Setup of amber:
==> flow/design.v (excerpt) <==
module miniRV (
    input   wire                clk,
    input   wire                rst,
    input   wire[31:0]      inst_i,
    input   wire[31:0]      mem_rdata_i,
    output  wire[13:0]   inst_addr_o,
    output  wire[15:0]          mem_addr_o,
    output  wire                mem_wen_o,
    output  wire[31:0]      mem_wdata_o,
    output          debug_wb_have_inst,    
    output [31:0]   debug_wb_pc,           
    output          debug_wb_ena,          
    output [4:0]    debug_wb_reg,          
    output [31:0]   debug_wb_value         
);
Size: ~1400 flip-flops, about 200 I/O pins, about 75000 sq um of cells after synthesis.
clock: 5.03 ns
lec_check: 0
cap_margin: 35
core_margin: 2
core_utilization: 57
cts_cluster_size: 24
setup_slack_margin: 1.28
slew_margin: 5
tns_end_percent: 5
run.sh (not shown) runs the stock make flow with config.mk's settings and CLKGATE_MAP_FILE=.
amber: flow complete, layout not clean; failing: negative setup slack
diff inputs: amber => lagoon
- changing SLEW_MARGIN from 5 to 20
- changing CAP_MARGIN from 35 to 20
- removing TNS_END_PERCENT (formerly 5)
- removing SETUP_SLACK_MARGIN (formerly 1.28)
- removing CTS_CLUSTER_SIZE (formerly 24)
- changing CORE_UTILIZATION from 57 to 40
- changing the clock period (ns, I/O delays scaled along) from 5.03 to 12.2
==> results <==
The sole clean run among lagoon and amber is lagoon.
In amber the implementation completed, yet the final layout does not meet the checks, the culprit being negative setup slack.
Of the two values seen for launching instance or port of the critical path, u_id_ex.op2_o[4] was produced by lagoon and u_id_ex.op1_o[25] by amber.
lagoon improves on amber in worst setup slack after layout.
The higher global-route usage of lagoon and amber is in amber.
Per the comparison of lagoon with amber, number of clock buffers in the layout rose by 10, maximum resistive drop on vdd decreased 65%, share of total power in the clock network rose 0.9 points, total detailed-routing wirelength shrank by 58000 um.
Relative to lagoon, the following input files were edited for sierra:
- a change of the clock period (ns, I/O delays scaled along) from 12.2 to 9.5
--- outcome ---
The final reports for sierra and lagoon show area overhead of the layout relative to synthesis higher in the former.
Non-filler instance count after layout of sierra exceeds that of lagoon slightly.
Diff sierra and lagoon: via count higher in sierra
[compare] base=lagoon new=sierra: setup slack on the worst flop-to-flop path moved down; H-tree level count level.
Row final clock period utilization by the worst path: sierra higher / lagoon lower
Wire length came out higher on sierra than on lagoon.
sierra: routability congestion estimate higher than lagoon
Comparing sierra and lagoon, clock skew is higher on sierra.
For first-iteration DRC count, dividing the value from sierra by the value from lagoon gives 1.05.
Looking at worst hold slack after final layout across sierra and lagoon, the one that comes out lower is sierra.
Changes in violet relative to sierra:
- swapping 40 for 58 in CORE_UTILIZATION
- swapping 9.5 for 6.19 in the clock period (ns, I/O delays scaled along)
[summary]
Completing all stages was not enough for violet: its layout failed the final checks because of negative setup slack. Between sierra and violet, the flow reports number of fill cells in the layout decreasing by more than a quarter. violet against sierra: clock skew went up 9.7 ps, final critical path time including I/O delays and setup went down 1630 ps, via count went up 6180.
Edits applied to the flow inputs when going from violet to fjord:
- CTS_CLUSTER_SIZE now 44, previously not set
- CORE_UTILIZATION now 72, was 58
- PLACE_DENSITY now 0.66, previously not set
- the clock period (ns, I/O delays scaled along) now 4.79, was 6.19
==> comparison <==
- fjord did not run to completion, as it errored out during 4_1_cts.
- Reported for violet and fjord, area share of and-or/or-and cells after synthesis turned out identical to the last digit.
- [compare] base=violet new=fjord: count of buffers from port buffering barely changed; total instance count after detailed placement dropped about 0.8%; setup slack at placement lost 1850 ps; final weighted congestion of routability-driven global placement has increased.
- Of violet and fjord, the run reporting the lower horizontal die dimension was fjord.
- Taking violet as the reference, in fjord overall die height shows a reduction of 37 um; area of the chip shows a reduction of about 20%; area of the core region shows a reduction of about 20%.
- Initial cell density of the core up 14 points in fjord wrt violet
- Of violet and fjord, the run reporting the lower total number of placement rows was fjord.

========
indigo:
Starting RTL as in the previous note.
export LEC_CHECK = 0
export CAP_MARGIN = 20
export CORE_MARGIN = 2
export CORE_UTILIZATION = 40
export SETUP_SLACK_MARGIN = 1.76
export SLEW_MARGIN = 20
create_clock -name core_clock -period 8.95 [get_ports {clk}]
indigo went all the way through synthesis, placement and routing and the layout is clean on timing, DRC and antenna.
Modified inputs, onyx compared to indigo
# indigo
export LEC_CHECK = 0
export CAP_MARGIN = 20
export CORE_MARGIN = 2
export CORE_UTILIZATION = 40
export SETUP_SLACK_MARGIN = 1.76
export SLEW_MARGIN = 20
create_clock -name core_clock -period 8.95 [get_ports {clk}]
# onyx
export LEC_CHECK = 0
export ABC_AREA = 1
export CAP_MARGIN = 20
export CORE_MARGIN = 2
export CORE_UTILIZATION = 57
export SETUP_SLACK_MARGIN = 0.51
export SLEW_MARGIN = 20
create_clock -name core_clock -period 4.97 [get_ports {clk}]
==> comparison <==
- Every stage of onyx finished as expected; the final checks, on the other hand, flagged negative setup slack, which means the layout fails.
- For indigo, the biggest combinational cell group after synthesis was multiplexers, unlike onyx, where it was simple AND/OR/NAND/NOR gates.
- onyx ended with more synthesized cell count than indigo.
- Comparing onyx against indigo, there is no change at all in CTS H-tree depth.
- Multiplexer area fraction after synthesis in onyx vs indigo: down 23 points
- Against indigo, onyx comes in 47% higher on via count of the first global-routing pass.
- The footprint of the multi-input gates of indigo and that of onyx are within noise of each other.
- Measured against each other, indigo and onyx differ in total of plain and repair buffers excluding clock buffers, the higher figure coming from onyx.
- onyx vs. indigo: number of antenna diodes went up by 2.
- indigo has lower via count than onyx.
Here is what was changed in the inputs of xenon compared with onyx.
# onyx
export LEC_CHECK = 0
export ABC_AREA = 1
export CAP_MARGIN = 20
export CORE_MARGIN = 2
export CORE_UTILIZATION = 57
export SETUP_SLACK_MARGIN = 0.51
export SLEW_MARGIN = 20
create_clock -name core_clock -period 4.97 [get_ports {clk}]
# xenon
export LEC_CHECK = 0
export CAP_MARGIN = 20
export CORE_MARGIN = 2
export CORE_UTILIZATION = 65
export CTS_CLUSTER_SIZE = 55
export SLEW_MARGIN = 20
export TNS_END_PERCENT = 5
create_clock -name core_clock -period 6.19 [get_ports {clk}]
[summary]
Of xenon and onyx, none finishes clean.
xenon failed in global routing with ODB-0269.
The final reports for xenon and onyx show count of instantiated cells in the yosys netlist lower in the former.
Diff onyx -> xenon | horizontal die dimension | down by a little under 10%
Post-synthesis instance area, xenon and onyx: smaller value in xenon
On placeable core region: xenon sits below onyx.
Looking at number of core rows, xenon sits 10 below onyx.
Total die size (onyx / xenon): 1.18
Compared with onyx, synthesized cell count in xenon decreased by more than a quarter.
Inputs modified between xenon and raven:
# xenon
export LEC_CHECK = 0
export CAP_MARGIN = 20
export CORE_MARGIN = 2
export CORE_UTILIZATION = 65
export CTS_CLUSTER_SIZE = 55
export SLEW_MARGIN = 20
export TNS_END_PERCENT = 5
create_clock -name core_clock -period 6.19 [get_ports {clk}]
# raven
export LEC_CHECK = 0
export CAP_MARGIN = 40
export CORE_MARGIN = 2
export CORE_UTILIZATION = 58
export CTS_CLUSTER_SIZE = 20
export SETUP_SLACK_MARGIN = 1.57
export SLEW_MARGIN = 20
create_clock -name core_clock -period 6.19 [get_ports {clk}]
Results
raven -> stages 100% | layout checks FAIL | negative setup slack
raven vs. xenon: placed cell count grew by 217; die area saw an increase.
Going from xenon to raven, core area grew by more than 10%.
Looking at total CTS buffers, raven sits above xenon.
Side by side, chip width turned out higher in raven than in xenon.
Summed standard-cell area reported by yosys: xenon vs raven identical
[inputs] ember vs raven
# raven
export LEC_CHECK = 0
export CAP_MARGIN = 40
export CORE_MARGIN = 2
export CORE_UTILIZATION = 58
export CTS_CLUSTER_SIZE = 20
export SETUP_SLACK_MARGIN = 1.57
export SLEW_MARGIN = 20
create_clock -name core_clock -period 6.19 [get_ports {clk}]
# ember
export LEC_CHECK = 0
export CAP_MARGIN = 20
export CORE_MARGIN = 2
export CORE_UTILIZATION = 36
export SLEW_MARGIN = 20
create_clock -name core_clock -period 8.95 [get_ports {clk}]
Findings:
Between ember and raven, the tapcell count is lower for raven. In ember the clock network contribution to total cell area turned out 1.1 points higher than in raven. ember vs raven on clock-buffer cell count: ember is the higher one. Summary — non-clock buffer count, ember relative to raven: lower, by 912. ember finished every stage and its layout cleared the timing, design-rule and antenna checks.

========
## job 4145
Starting RTL as in the previous note.
Settings: LEC_CHECK=0, ABC_AREA=1, CAP_MARGIN=20, CELL_PAD_IN_SITES_DETAIL_PLACEMENT=1, CELL_PAD_IN_SITES_GLOBAL_PLACEMENT=1, CORE_MARGIN=5, CORE_UTILIZATION=38, CTS_CLUSTER_DIAMETER=134, HOLD_SLACK_MARGIN=-0.04, MAX_ROUTING_LAYER=met5, PLACE_DENSITY=0.45, SLEW_MARGIN=10, TNS_END_PERCENT=10; clock period 5.03 ns.
The final report for job 4145 shows a completed flow and a layout that fails verification, specifically setup timing.
Input changes introduced in job 6681 (baseline for comparison: job 4145):
==> flow/config.mk <==
export PLATFORM = sky130hd
export DESIGN_NAME = miniRV
export DESIGN_NICKNAME = miniRV
export VERILOG_FILES = /design/flow/design.v
export SDC_FILE = /design/flow/constraint.sdc
export NUM_CORES = 4
export LEC_CHECK = 0
export CAP_MARGIN = 20
export CORE_MARGIN = 2
export CORE_UTILIZATION = 72
export PLACE_DENSITY = 0.66
export SLEW_MARGIN = 20
==> flow/constraint.sdc <==
create_clock -name core_clock -period 7.78 [get_ports {clk}]
set_input_delay 1.5560 -clock core_clock [delete_from_list [all_inputs] [get_ports {clk}]]
set_output_delay 1.5560 -clock core_clock [all_outputs]
set_load 0.01 [all_outputs]
FAIL job 6681 @ 4_1_cts: tool exited with error. Lower synthesized instance count among job 6681 and job 4145: job 6681. From job 4145 to job 6681 the numbers moved as follows: cell area after technology mapping lower; count of cell types in the netlist moved up; die size went down 50%. For the mean instance size in the synthesized netlist, job 6681 came in 5.9 µm² higher than job 4145 did. In job 6681, the yosys synthesis chip area came out about 3.5% below the value in job 4145.
Edits applied to the flow inputs when going from job 6681 to job 2456:
diff --git a/flow/config.mk b/flow/config.mk
--- a/flow/config.mk
+++ b/flow/config.mk
@@ -9,4 +9,3 @@
 export CORE_MARGIN = 2
-export CORE_UTILIZATION = 72
-export PLACE_DENSITY = 0.66
+export CORE_UTILIZATION = 57
 export SLEW_MARGIN = 20
==> flow/constraint.sdc <==
create_clock -name core_clock -period 5.61 [get_ports {clk}]
set_input_delay 1.1220 -clock core_clock [delete_from_list [all_inputs] [get_ports {clk}]]
set_output_delay 1.1220 -clock core_clock [all_outputs]
set_load 0.01 [all_outputs]
[summary]
- Finished, but not clean: job 2456, with setup timing.
- Compared to job 6681, job 2456 has share of the core filled by cells before placement 15 points lower.
- Relative to job 6681, the die size of job 2456 is higher by 28000 µm².
- Per the comparison of job 2456 with job 6681, post-place instance area picked up an extra about 11%; final weighted congestion of routability-driven global placement lost 0.056; area of the core picked up an extra about 27%.
### job 2456 -> job 8463
diff --git a/flow/config.mk b/flow/config.mk
--- a/flow/config.mk
+++ b/flow/config.mk
@@ -9,3 +9,4 @@
 export CORE_MARGIN = 2
-export CORE_UTILIZATION = 57
+export CORE_UTILIZATION = 66
+export CTS_CLUSTER_SIZE = 15
 export SLEW_MARGIN = 20
==> flow/constraint.sdc <==
create_clock -name core_clock -period 7.01 [get_ports {clk}]
set_input_delay 1.4020 -clock core_clock [delete_from_list [all_inputs] [get_ports {clk}]]
set_output_delay 1.4020 -clock core_clock [all_outputs]
set_load 0.01 [all_outputs]
==> comparison <==
- Job 8463: it failed with a tool error in 5_1_grt, so there are no final results.
- Going from job 2456 to job 8463, proportion of register bits with asynchronous set or reset after synthesis held, vertical extent of the die went down about 7%, total setup buffers inserted after CTS went up 11, post-DP HPWL went up 8.3 mm.
Power figures rest on the tool's default switching activity, not on a simulated workload.
